## system
module system (clk, rst, ROM_IF_Q, ROM_W_Q, RAM_Q, ROM_IF_A, ROM_W_A,
  ROM_IF_OE, ROM_W_OE, RAM_A, RAM_WE, RAM_OE, RAM_D, done);
For scale: ~15000 cells after synthesis, ~0.12 mm^2 of cells after synthesis.
Settings: LEC_CHECK=0, ABC_AREA=1, CAP_MARGIN=20, CELL_PAD_IN_SITES_DETAIL_PLACEMENT=0, CORE_MARGIN=2, CORE_UTILIZATION=71, CTS_CLUSTER_DIAMETER=107, CTS_CLUSTER_SIZE=15, MAX_ROUTING_LAYER=met4, MIN_ROUTING_LAYER=met1, SETUP_SLACK_MARGIN=-1.01, SLEW_MARGIN=20, TNS_END_PERCENT=85; clock period 11.9 ns.
run.sh (not shown) runs the stock make flow with config.mk's settings and CLKGATE_MAP_FILE=.
The first run died in 5_1_grt.
Next try:
Settings changed: ABC_AREA 1 to not set, CELL_PAD_IN_SITES_DETAIL_PLACEMENT 0 to not set, CORE_UTILIZATION 71 to 65, CTS_CLUSTER_DIAMETER 107 to not set, CTS_CLUSTER_SIZE 15 to 40, MIN_ROUTING_LAYER met1 to not set, SETUP_SLACK_MARGIN -1.01 to 2.8, TNS_END_PERCENT 85 to not set.
Clock period 11.9 ns to 20.4 ns, I/O delays scaled along.
After rerunning: This time the run completed with no timing, DRC or antenna violations. Die size rose by 7.0%. Synthesized area came out lower by 1.9%. Synthesized cell count went down by 14%.
Next try:
Settings changed: CAP_MARGIN 20 to 15, CORE_UTILIZATION 65 to 72, PLACE_DENSITY set to 0.66.
Result:
- via count increases by about 3.5%
- total power climbs by 8.2%
- combinational power is about the same
Next try:
Settings changed: ABC_AREA set to 1, CAP_MARGIN 15 to 20, CTS_CLUSTER_SIZE 40 to not set, MAX_ROUTING_LAYER met4 to not set, PLACE_DENSITY 0.66 to not set, SETUP_SLACK_MARGIN 2.8 to not set.
Clock period 20.4 ns to 13.9 ns, I/O delays scaled along.
What happened: The new run ran to the end with violations: negative setup slack. Count of clock-buffer cells in the layout is lower by 8. Routed wire length is higher by about a fifth. Sequential share of layout area is lower by 0.67 points. Hold slack is worse by 0.041 ns. Critical path depth is higher by 6. Clock skew is lower by 0.0084 ns. Cell count is higher by about a fifth. Clock power is higher by well over a third. Sequential cell count stays the same. Setup slack is worse by 3.6 ns. Power is higher by a quarter to a third.
Next try:
Settings changed: ABC_AREA 1 to not set, CORE_UTILIZATION 72 to 24.
Clock period 13.9 ns to 21.4 ns, I/O delays scaled along.
Effect: This time the run completed without violations; area after synthesis falls by 1.9%; via count falls by 20%; die area rises to 2.9 times its value; non-clock buffer count falls by 1537; cell area falls by 7.3%; utilization falls by 57 points; setup slack improves by 3.5 ns; clock skew rises by 0.0082 ns; total power falls by 30%.

---

## v49
Starting RTL as in the previous note.
clock: 7.72 ns
lec_check: 0
abc_area: 1
cap_margin: 20
core_margin: 2
core_utilization: 68
place_density: 0.36
setup_slack_margin: 1.82
slew_margin: 20
global routing (5_1_grt): v49 exited with error
Input-level comparison between v43 and v49:
- PLACE_DENSITY changed from 0.36 to 0.35
- CORE_UTILIZATION changed from 68 to 72
- SETUP_SLACK_MARGIN changed from 1.82 to 3.7
- ABC_AREA changed from 1 to 0
- the clock period (ns, I/O delays scaled along) changed from 7.72 to 13.9
What the final checks of v43 revealed, after a flow that finished every stage, was a layout that fails on negative setup slack. As far as fraction of registers with async set/reset is concerned, v43 and v49 perform about the same. Between v49 and v43, parity-gate share of the synthesized area counting xor and xnor cells is lower for v49, v43 comes in above that. v43 reports a lower final weighted congestion of routability-driven global placement than v49 does. v49 → v43: chip area in the Yosys report saw a decrease, worst slack at placement up 3.77 ns, synthesized cell count has decreased, port buffer count level. Compared with v49, v43 shows a higher simple-gate share of the synthesized area.
Input changes introduced in v29 (baseline for comparison: v43):
- SETUP_SLACK_MARGIN now 3.05, was 3.7
- PLACE_DENSITY no longer set, was 0.35
- ABC_AREA now 1, was 0
- PLACE_DENSITY_LB_ADDON now 0.18, previously not set
- the clock period (ns, I/O delays scaled along) now 12.5, was 13.9
[summary]
v29 | ERROR | global routing (5_1_grt). Comparing v29 and v43, the lower synthesis area per yosys was measured on v43. Compared with v43, v29 shows post-synthesis compound-gate area fraction lower by 0.69 points. Comparing v29 and v43, the higher post-synthesis adder-cell area fraction was measured on v43. In v29, number of resized instances in the post-cts repair step is higher than in v43. Of v29 and v43, the higher number of standard cells after synthesis belongs to v29. Of v29 and v43, v43 shows the lower die outline area, with v29 above it. The total cells reported by yosys after synthesis in v29 is 1.16 times that in v43. Diff v43 -> v29: summed instance area of the synthesized netlist +about 2%; die boundary width +4.1 um; post-synthesis area per instance -12%; core region area +about 2.4%.
Relative to v29, the following input files were edited for v56:
- CTS_CLUSTER_SIZE: unset -> 13
- ABC_AREA: 1 -> unset
- CTS_CLUSTER_DIAMETER: unset -> 101
- SETUP_SLACK_MARGIN: 3.05 -> 4.52
- the clock period (ns, I/O delays scaled along): 12.5 -> 15.2
Notes after the runs:
Of v56 and v29, not a single run came through the flow clean. v29 did not make it past global routing (5_1_grt), where a tool error ended it. Compound-cell area share of the yosys netlist: v56 higher than v29. Cell area after synthesis in v56 vs v29: down 0.0024 mm2. Relative to v29, number of instances resized during post-cts repair decreased by about 80% in v56.
Modified inputs, v19 compared to v56
- SETUP_SLACK_MARGIN removed (was 4.52)
- CORE_UTILIZATION changed from 72 to 29
- PLACE_DENSITY_LB_ADDON removed (was 0.18)
- CTS_CLUSTER_DIAMETER removed (was 101)
- CTS_CLUSTER_SIZE removed (was 13)
- the clock period (ns, I/O delays scaled along) changed from 15.2 to 33.4
==> results <==
- Row global-route usage: v19 lower / v56 higher
- Changes observed in v19 relative to v56: delay of the slowest critical-path stage increased by 0.33 ns relative to the old numbers; sum of routed wire length over all layers decreased by 4.6% relative to the old numbers; register share of total power decreased by 1.0 points relative to the old numbers; final worst hold slack increased by 0.024 ns relative to the old numbers.
- [compare] base=v56 new=v19: cell-internal power now sits lower, total stage count of the critical path now sits lower.
- sky130_fd_sc_hd__or4_4 as the worst-path cell with the longest stage delay was reported by v56, and sky130_fd_sc_hd__dfrtp_1 by v19.
- v19 finished end to end and its layout was clean on timing, DRC and antenna.
[inputs] v59 vs v19
- CORE_UTILIZATION changed from 29 to 40
- the clock period (ns, I/O delays scaled along) changed from 33.4 to 21.4
Notes after the runs:
- Register area: v59 vs v19 up 0.93%
- Sequential cell area share essentially unchanged between v59 and v19.
- Diff v19 -> v59 | cell area after layout | decrease of 1.2%
- Compared with v19, placement density in the core of v59 is higher.
- v59 — total power after layout about 56% higher, v19 as reference
- Setup slack in v59 is smaller than in v19.
- Compared to v19, the router laid down less metal wire for v59.
- Diff v19 -> v59: number of buffers created by CTS lost 2, y dimension of the die lost 15%.
Power figures rest on the tool's default switching activity, not on a simulated workload.
